// ALU
module ALU(
    input logic CLK,
    input logic RST,
    input logic ACT,
    input logic[3:0]  OP,
    input logic[1:0]  MOVI,
    input logic[31:0] REG_A,
    input logic[31:0] REG_B,
    input logic[31:0] MEM,
    input logic[31:0] IMM,
    output logic[31:0] DATA,
    output logic       RDY,
    output logic       VLD
);
Size: about 5,200 cells after synthesis, ~44,000 sq um of cells after synthesis.
==> flow/config.mk <==
export PLATFORM = sky130hd
export DESIGN_NAME = ALU
export DESIGN_NICKNAME = ALU
export VERILOG_FILES = /design/flow/design.v
export SDC_FILE = /design/flow/constraint.sdc
export NUM_CORES = 4
export LEC_CHECK = 0
export CAP_MARGIN = 20
export CORE_MARGIN = 2
export CORE_UTILIZATION = 65
export CTS_CLUSTER_DIAMETER = 318
export CTS_CLUSTER_SIZE = 41
export MAX_ROUTING_LAYER = met4
export SLEW_MARGIN = 20
==> flow/constraint.sdc <==
create_clock -name core_clock -period 8.26 [get_ports {CLK}]
set_input_delay 1.6520 -clock core_clock [delete_from_list [all_inputs] [get_ports {CLK}]]
set_output_delay 1.6520 -clock core_clock [all_outputs]
set_load 0.01 [all_outputs]
run.sh (not shown) runs the stock make flow with config.mk's settings and CLKGATE_MAP_FILE=.
The starting point died in global routing (5_1_grt).
Change:
- CORE_UTILIZATION: 65 -> 40
- CTS_CLUSTER_DIAMETER: 318 -> not set
- CTS_CLUSTER_SIZE: 41 -> not set
- MAX_ROUTING_LAYER: met4 -> not set
- clock period: 8.26 -> 10.5 ns (I/O delays scaled with it)
The new run completed with no timing, DRC or antenna violations.
Synthesized area is unchanged.
Synthesized cell count does not change.
Die area went up by 61%.
Change:
- ABC_AREA: not set -> 1
- CELL_PAD_IN_SITES_GLOBAL_PLACEMENT: not set -> 3
- CORE_ASPECT_RATIO: not set -> 0.67
- CORE_UTILIZATION: 40 -> 58
- CTS_CLUSTER_DIAMETER: not set -> 230
- CTS_CLUSTER_SIZE: not set -> 60
- SETUP_SLACK_MARGIN: not set -> 3.09
- TNS_END_PERCENT: not set -> 70
With this change the flow aborted during global placement without I/O (3_1_place_gp_skip_io) (GPL-0301).
Die area goes down by about 25%.
Synthesized area goes up by about 8%.
Synthesized cell count went up by about 27%.
Change:
- CELL_PAD_IN_SITES_GLOBAL_PLACEMENT: 3 -> not set
- CORE_ASPECT_RATIO: 0.67 -> not set
- CORE_UTILIZATION: 58 -> 40
- CTS_CLUSTER_DIAMETER: 230 -> 384
- CTS_CLUSTER_SIZE: 60 -> 30
- SETUP_SLACK_MARGIN: 3.09 -> -0.95
- TNS_END_PERCENT: 70 -> not set
- The new run went through all stages and came out clean
- synthesized cell count stays the same
- die area climbs by well over a third
- synthesized area is unchanged
Change:
- CELL_PAD_IN_SITES_DETAIL_PLACEMENT: not set -> 1
- CELL_PAD_IN_SITES_GLOBAL_PLACEMENT: not set -> 3
- CORE_ASPECT_RATIO: not set -> 0.67
- CORE_UTILIZATION: 40 -> 58
- CTS_CLUSTER_DIAMETER: 384 -> 136
- CTS_CLUSTER_SIZE: 30 -> 25
- GPL_ROUTABILITY_DRIVEN: not set -> 0
- HOLD_SLACK_MARGIN: not set -> 0.29
- SETUP_SLACK_MARGIN: -0.95 -> 3.09
- TNS_END_PERCENT: not set -> 90
Result:
- The changed run stopped in global placement without I/O (3_1_place_gp_skip_io)
- synthesized cell count does not change
- area after synthesis stays the same
- die area is lower by 31%
Change:
- CELL_PAD_IN_SITES_DETAIL_PLACEMENT: 1 -> not set
- CELL_PAD_IN_SITES_GLOBAL_PLACEMENT: 3 -> not set
- CORE_ASPECT_RATIO: 0.67 -> 1.76
- CTS_CLUSTER_DIAMETER: 136 -> 153
- CTS_CLUSTER_SIZE: 25 -> 98
- GPL_ROUTABILITY_DRIVEN: 0 -> not set
- HOLD_SLACK_MARGIN: 0.29 -> not set
- PLACE_DENSITY: not set -> 0.43
- SETUP_SLACK_MARGIN: 3.09 -> not set
- TNS_END_PERCENT: 90 -> 5
Effect: The new run finished with timing, DRC and antenna clean. Die size barely changes. Area after synthesis is unchanged. Synthesized cell count is unchanged.

========
Starting RTL as in the previous note.
## ALU
module ALU(
    input logic CLK,
    input logic RST,
    input logic ACT,
    input logic[3:0]  OP,
    input logic[1:0]  MOVI,
    input logic[31:0] REG_A,
    input logic[31:0] REG_B,
    input logic[31:0] MEM,
    input logic[31:0] IMM,
    output logic[31:0] DATA,
    output logic       RDY,
    output logic       VLD
);
make LEC_CHECK=0 ABC_AREA=0 CAP_MARGIN=5 CORE_MARGIN=2 CORE_UTILIZATION=70 CTS_CLUSTER_DIAMETER=397 SETUP_SLACK_MARGIN=-0.34 SLEW_MARGIN=20 finish   # period 3.56 ns
The baseline did not get past global routing with GRT-0116.
Next try:
ABC_AREA = unset   (was 0)
CAP_MARGIN = 20   (was 5)
CORE_UTILIZATION = 19   (was 70)
CTS_CLUSTER_DIAMETER = unset   (was 397)
SETUP_SLACK_MARGIN = unset   (was -0.34)
clock period = 10.3 ns   (was 3.56 ns; I/O delays follow)
Result: This time the run passed the timing, DRC and antenna checks; synthesized area is unchanged; die area increases to 3.6 times its value; synthesized cell count stays the same.
Next try:
CORE_UTILIZATION = 40   (was 19)
Sequential share of layout area rose by 0.25 points.
Utilization rises by 24 points.
Routed wire length decreases by a few percent.
Final area came out lower by a few percent.
Synthesized cell count does not change.
Register-to-register slack loses 0.43 ns.
Clock skew hardly moves.
Synthesized area stays the same.
Non-clock buffer count fell by 36.

========
Setup of build 10:
ALU again, from the RTL that the note above started with.
clock: 3.56 ns
lec_check: 0
abc_area: 0
cap_margin: 5
core_margin: 2
core_utilization: 70
place_density_lb_addon: 0.01
setup_slack_margin: 1.02
slew_margin: 20
Build 10 did not make it past global routing, where a tool error ended it.
### build 10 -> build 76
- PLACE_DENSITY_LB_ADDON removed (was 0.01)
- HOLD_SLACK_MARGIN newly set to 0.3
- ABC_AREA removed (was 0)
- CAP_MARGIN changed from 5 to 0
- CTS_CLUSTER_SIZE newly set to 46
- SETUP_SLACK_MARGIN changed from 1.02 to -0.28
- TNS_END_PERCENT newly set to 40
- the clock period (ns, I/O delays scaled along) changed from 3.56 to 8.67
--- outcome ---
- Build 76 never completed; the flow aborted with a tool error in global routing.
- On summed standard-cell area reported by yosys, build 76 and build 10 are basically level.
- Relative to build 10, cell count after placement has gone down in build 76.
- Cmp build 76 and build 10 / HPWL after detailed placement / higher: build 10
The inputs of build 45 differ from those of build 76 as listed below.
- HOLD_SLACK_MARGIN no longer set, was 0.3
- CTS_CLUSTER_DIAMETER now 96, previously not set
- PLACE_DENSITY now 0.64, previously not set
- TNS_END_PERCENT no longer set, was 40
- CAP_MARGIN now 10, was 0
- SETUP_SLACK_MARGIN now 0.93, was -0.28
- CORE_UTILIZATION now 72, was 70
- the clock period (ns, I/O delays scaled along) now 5.29, was 8.67
Build 45 and build 76: no clean run. Build 76 terminated abnormally: global routing reported GRT-0116. Per the comparison of build 45 with build 76, share of flip-flops with an asynchronous set or reset ~0 delta, floorplan core area went down 1600 sq um. Between build 76 and build 45, the flow reports post-CTS repair timing setup buffer count increasing by more than 100%. Against build 76, build 45 reports a number of placed cells counting well taps that is higher. Build 45 -> build 76: area fraction in compound gates after synthesis flat. Comparing die span in x for build 45 and build 76, the smaller number came from build 45. Summary of build 45 over build 76: cell area after placement went up; overall die height fell 1.4%. Number of nets in the synthesized netlist came out exactly the same in build 45 and build 76. From build 76 to build 45 the numbers moved as follows: synthesis area per yosys essentially unchanged; die area fell by 2.7%.
Relative to build 45, the following input files were edited for build 33:
- a deleted SETUP_SLACK_MARGIN that had been 0.93
- a change of CORE_UTILIZATION from 72 to 24
- a deleted CTS_CLUSTER_DIAMETER that had been 96
- a deleted CTS_CLUSTER_SIZE that had been 46
- a change of CAP_MARGIN from 10 to 20
- a deleted PLACE_DENSITY that had been 0.64
- a change of the clock period (ns, I/O delays scaled along) from 5.29 to 16.3
### Flow results
Looking at the reports, build 33 completed the entire flow and the layout it produced met the timing, DRC and antenna checks.
Compare build 45 and build 33 | cell count after placement higher: build 33
[compare] base=build 45 new=build 33: core area moved up; HPWL after detailed placement shows a reduction of 23000 um; starting density of the core went down by 48 points; number of placement rows now larger.
On build 33: number of gates resized after CTS is 458 lower than what build 45 gave.
The run showing the smaller pre-CTS setup slack is build 45.
Status: area share of xor/xnor cells in the synthesized design parity (build 33, build 45)
Compared with build 45, vertical die dimension in build 33 increased by more than half.
In build 33, the chip width came out 180 um above the value in build 45.
Compared to build 45, build 33 was floorplanned on a bigger die.

========
## run D
ALU again, from the RTL that the note above started with.
Settings: LEC_CHECK=0, ABC_AREA=0, CAP_MARGIN=20, CELL_PAD_IN_SITES_GLOBAL_PLACEMENT=1, CORE_ASPECT_RATIO=1.02, CORE_MARGIN=2, CORE_UTILIZATION=40, CTS_CLUSTER_DIAMETER=394, CTS_CLUSTER_SIZE=85, GPL_ROUTABILITY_DRIVEN=0, GPL_TIMING_DRIVEN=1, MAX_ROUTING_LAYER=met4, MIN_ROUTING_LAYER=met2, PLACE_DENSITY_LB_ADDON=0.15, SETUP_SLACK_MARGIN=1.04, SLEW_MARGIN=40, TNS_END_PERCENT=40; clock period 8.32 ns.
Run D: GRT-0232 in global routing -> run aborted
#### Input delta (run G over run D)
# run D
export LEC_CHECK = 0
export ABC_AREA = 0
export CAP_MARGIN = 20
export CELL_PAD_IN_SITES_GLOBAL_PLACEMENT = 1
export CORE_ASPECT_RATIO = 1.02
export CORE_MARGIN = 2
export CORE_UTILIZATION = 40
export CTS_CLUSTER_DIAMETER = 394
export CTS_CLUSTER_SIZE = 85
export GPL_ROUTABILITY_DRIVEN = 0
export GPL_TIMING_DRIVEN = 1
export MAX_ROUTING_LAYER = met4
export MIN_ROUTING_LAYER = met2
export PLACE_DENSITY_LB_ADDON = 0.15
export SETUP_SLACK_MARGIN = 1.04
export SLEW_MARGIN = 40
export TNS_END_PERCENT = 40
create_clock -name core_clock -period 8.32 [get_ports {CLK}]
# run G
export LEC_CHECK = 0
export CAP_MARGIN = 20
export CORE_MARGIN = 2
export CORE_UTILIZATION = 70
export SLEW_MARGIN = 20
create_clock -name core_clock -period 3.56 [get_ports {CLK}]
### Flow results
- Run G: aborted in global routing (tool error)
- Higher vertical die dimension was reported by run D, not run G.
- The synthesized cell count of run D and that of run G are within noise of each other.
- And-or/or-and share of the synthesized area: run D vs run G, no meaningful difference
- [diff] die size, run G relative to run D: improvement
- Summary of the comparison: area of the core is lower in run G, relative to run D.
- Run G against run D: placement row count went down 31, cell total after placement went down 329, cell count in the Yosys report held, number of setup buffers added after CTS went up 8.
- Max detailed placement HPWL across run G and run D: run G

========
## job 8794
The RTL this note starts from:
==> flow/design.v <==
module ALU(
    input logic CLK,
    input logic RST,
    input logic ACT,
    input logic[3:0]  OP,
    input logic[1:0]  MOVI,
    input logic[31:0] REG_A,
    input logic[31:0] REG_B,
    input logic[31:0] MEM,
    input logic[31:0] IMM,
    output logic[31:0] DATA,
    output logic       RDY,
    output logic       VLD
);
    typedef enum logic [1:0] {
        INIT,
        FIRST_STAGE,
        MUL_FIRST_STAGE,
        MUL_SECOND_STAGE
    } state_type;
    state_type state_curr;
    state_type state_next;
    logic[31:0] operand_A;
    logic[31:0] operand_B;
    logic[31:0] norm_res;
    logic[31:0] norm_reg;
    logic[63:0] mult_res;
    logic       mult_req;
    always_comb begin
        case (state_curr)
            INIT:
                if (ACT) begin
                    if (mult_req)
                        state_next = MUL_FIRST_STAGE;
                    else
                        state_next = FIRST_STAGE;
                end else
                     state_next = INIT;
            FIRST_STAGE:      state_next = INIT;
            MUL_FIRST_STAGE:  state_next = MUL_SECOND_STAGE;
            MUL_SECOND_STAGE: state_next = INIT;
        endcase
    end
    always_ff @(posedge CLK) begin
        if (RST) begin
            state_curr  <= INIT;
        end else begin
            state_curr <= state_next;
            if (state_next == MUL_FIRST_STAGE)
                mult_res <= operand_A * operand_B;
            if (state_next == FIRST_STAGE)
                norm_reg <= norm_res;
        end
    end
    always_comb begin
        case (state_curr)
            INIT:             DATA = 32'b0;
            FIRST_STAGE:      DATA = norm_reg;
            MUL_FIRST_STAGE:  DATA = mult_res[31:0];
            MUL_SECOND_STAGE: DATA = mult_res[63:32];
        endcase
    end
    assign operand_A = REG_A;
    assign VLD = (state_curr != INIT) & ~RST;
    assign RDY = state_curr == INIT;
    always_comb begin
        case (MOVI)
            2'b00:   operand_B = REG_B;
            2'b01:   operand_B = MEM;
            2'b10:   operand_B = IMM;
            default: operand_B = '0;
        endcase
    end
    always_comb begin
        norm_res = 32'b0;
        mult_req = 0;
        if (RDY) begin
            case (OP)
                4'b0000: norm_res = operand_A + operand_B;             
                4'b0001: norm_res = operand_A - operand_B;             
                4'b0010: mult_req = 1;                                 
                4'b0011: norm_res = {1'b0, operand_B[31:1]};           
                4'b0100: norm_res = {operand_B[30:0], 1'b0};           
                4'b0101: norm_res = {operand_B[0], operand_B[31:1]};   
                4'b0110: norm_res = {operand_B[30:0], operand_B[31]};  
                4'b0111: norm_res = ~operand_B;                        
                4'b1000: norm_res = operand_A & operand_B;             
                4'b1001: norm_res = operand_A | operand_B;             
                4'b1010: norm_res = operand_A ^ operand_B;             
                4'b1011: norm_res = ~(operand_A & operand_B);          
                4'b1100: norm_res = ~(operand_A | operand_B);          
                4'b1101: norm_res = ~(operand_A ^ operand_B);          
                4'b1110: norm_res = operand_B + 1;                     
                4'b1111: norm_res = operand_B - 1;                     
            endcase
        end
    end
endmodule
Settings: LEC_CHECK=0, ABC_AREA=0, CAP_MARGIN=20, CORE_MARGIN=2, CORE_UTILIZATION=58, CTS_CLUSTER_DIAMETER=371, GPL_TIMING_DRIVEN=1, MAX_ROUTING_LAYER=met4, PLACE_DENSITY_LB_ADDON=0.21, SLEW_MARGIN=20, TNS_END_PERCENT=40; clock period 8.32 ns.
Status job 8794: flow complete, layout not clean - setup timing
diff inputs: job 8794 => job 8736
- putting CORE_ASPECT_RATIO at 1.02 where nothing was set
- swapping 1 for 0 in GPL_TIMING_DRIVEN
- swapping 0 for 1 in ABC_AREA
- swapping 371 for 82 in CTS_CLUSTER_DIAMETER
- swapping 0.21 for 0.15 in PLACE_DENSITY_LB_ADDON
- swapping 20 for 40 in SLEW_MARGIN
- swapping 58 for 25 in CORE_UTILIZATION
==> results <==
Layout checks on job 8736: not met. Flow itself completed; violations: setup timing. Job 8736 vs job 8794, overall die height went up by about 60%. Of job 8736 and job 8794, job 8736 shows the lower layout buffer count excluding clock buffers, with job 8794 above it. Going from job 8794 to job 8736, the minimum clock period was found to have gone down by 0.42 ns. Area growth from synthesis to final layout, job 8736 and job 8794: larger value in job 8794. Job 8794 ended up with sky130_fd_sc_hd__fa_2 as its cell with the biggest individual delay on the critical path; job 8736 ended up with sky130_fd_sc_hd__fa_1. Measured against job 8736, the combinational gate count of job 8794 comes out at 0.872 times the reference value. Final sum of negative setup slack in job 8736 is 8.04 ns above job 8794.
## Diff of input files: job 8906 against job 8736
- clearing GPL_TIMING_DRIVEN, which used to be 0
- swapping 25 for 60 in CORE_UTILIZATION
- clearing ABC_AREA, which used to be 1
- clearing PLACE_DENSITY_LB_ADDON, which used to be 0.15
- clearing CORE_ASPECT_RATIO, which used to be 1.02
- clearing CTS_CLUSTER_DIAMETER, which used to be 82
- swapping 40 for 20 in SLEW_MARGIN
- clearing TNS_END_PERCENT, which used to be 40
- swapping 8.32 for 8.26 in the clock period (ns, I/O delays scaled along)
### Flow results
- STATUS run=job 8906 STAGES=ALL_DONE FINAL_CHECKS=FAILED CAUSE=setup timing
- From job 8736 to job 8906 the numbers moved as follows: post-route worst setup slack moved down, xor and xnor fraction of the mapped netlist area now larger, cell count fell 2588.

========
// ALU: RTL as listed in full above, without the edits since
==> flow/config.mk <==
export PLATFORM = sky130hd
export DESIGN_NAME = ALU
export DESIGN_NICKNAME = ALU
export VERILOG_FILES = /design/flow/design.v
export SDC_FILE = /design/flow/constraint.sdc
export NUM_CORES = 4
export LEC_CHECK = 0
export ABC_AREA = 1
export CAP_MARGIN = 20
export CORE_MARGIN = 2
export CORE_UTILIZATION = 58
export CTS_CLUSTER_DIAMETER = 153
export CTS_CLUSTER_SIZE = 30
export PLACE_DENSITY = 0.43
export SLEW_MARGIN = 20
export TNS_END_PERCENT = 5
==> flow/constraint.sdc <==
create_clock -name core_clock -period 10.5 [get_ports {CLK}]
set_input_delay 2.1000 -clock core_clock [delete_from_list [all_inputs] [get_ports {CLK}]]
set_output_delay 2.1000 -clock core_clock [all_outputs]
set_load 0.01 [all_outputs]
Rerun with:
CORE_UTILIZATION = 54   (was 58)
SETUP_SLACK_MARGIN = -0.95   (was unset)
TNS_END_PERCENT = unset   (was 5)
- cell count increases by 1.6%
- die area increases by 7.3%
- utilization decreases by 4.1 points
- fmax decreases by 1.2%
Rerun with:
CAP_MARGIN = 10   (was 20)
CELL_PAD_IN_SITES_DETAIL_PLACEMENT = 1   (was unset)
CORE_ASPECT_RATIO = 0.94   (was unset)
CORE_UTILIZATION = 40   (was 54)
CTS_CLUSTER_DIAMETER = unset   (was 153)
CTS_CLUSTER_SIZE = unset   (was 30)
GPL_TIMING_DRIVEN = 1   (was unset)
PLACE_DENSITY = unset   (was 0.43)
PLACE_DENSITY_LB_ADDON = 0.12   (was unset)
SETUP_SLACK_MARGIN = unset   (was -0.95)
SLEW_MARGIN = 40   (was 20)
TNS_END_PERCENT = 25   (was unset)
What happened:
- critical path depth increases by 4
- global-route usage is lower by 8.3 points
- first-iteration DRC count fell by 28%
- fmax rises by 2.6%
- non-clock buffer count rose by 1
- wire length went up by 8.7%
- worst setup slack improves by 260 ps
- design area increases by 1.3%
- clock-buffer cell count stays the same
Rerun with:
CELL_PAD_IN_SITES_GLOBAL_PLACEMENT = 3   (was unset)
CORE_UTILIZATION = 71   (was 40)
SLEW_MARGIN = 0   (was 40)
- With this change the flow failed in global placement without I/O (3_1_place_gp_skip_io) (FLW-0024)
- die size drops by 43%
- area after synthesis does not change
- synthesized cell count stays the same
Rerun with:
ABC_AREA = unset   (was 1)
CAP_MARGIN = 20   (was 10)
CELL_PAD_IN_SITES_DETAIL_PLACEMENT = unset   (was 1)
CELL_PAD_IN_SITES_GLOBAL_PLACEMENT = unset   (was 3)
CORE_ASPECT_RATIO = unset   (was 0.94)
CORE_UTILIZATION = 40   (was 71)
CTS_CLUSTER_SIZE = 13   (was unset)
GPL_TIMING_DRIVEN = unset   (was 1)
PLACE_DENSITY_LB_ADDON = unset   (was 0.12)
SETUP_SLACK_MARGIN = -0.92   (was unset)
SLEW_MARGIN = 20   (was 0)
TNS_END_PERCENT = 5   (was 25)
This time the run reached the layout checks and failed them: setup timing.
Die area increases by 63%.
Area after synthesis shrinks by 7.8%.
Synthesized cell count drops by 21%.
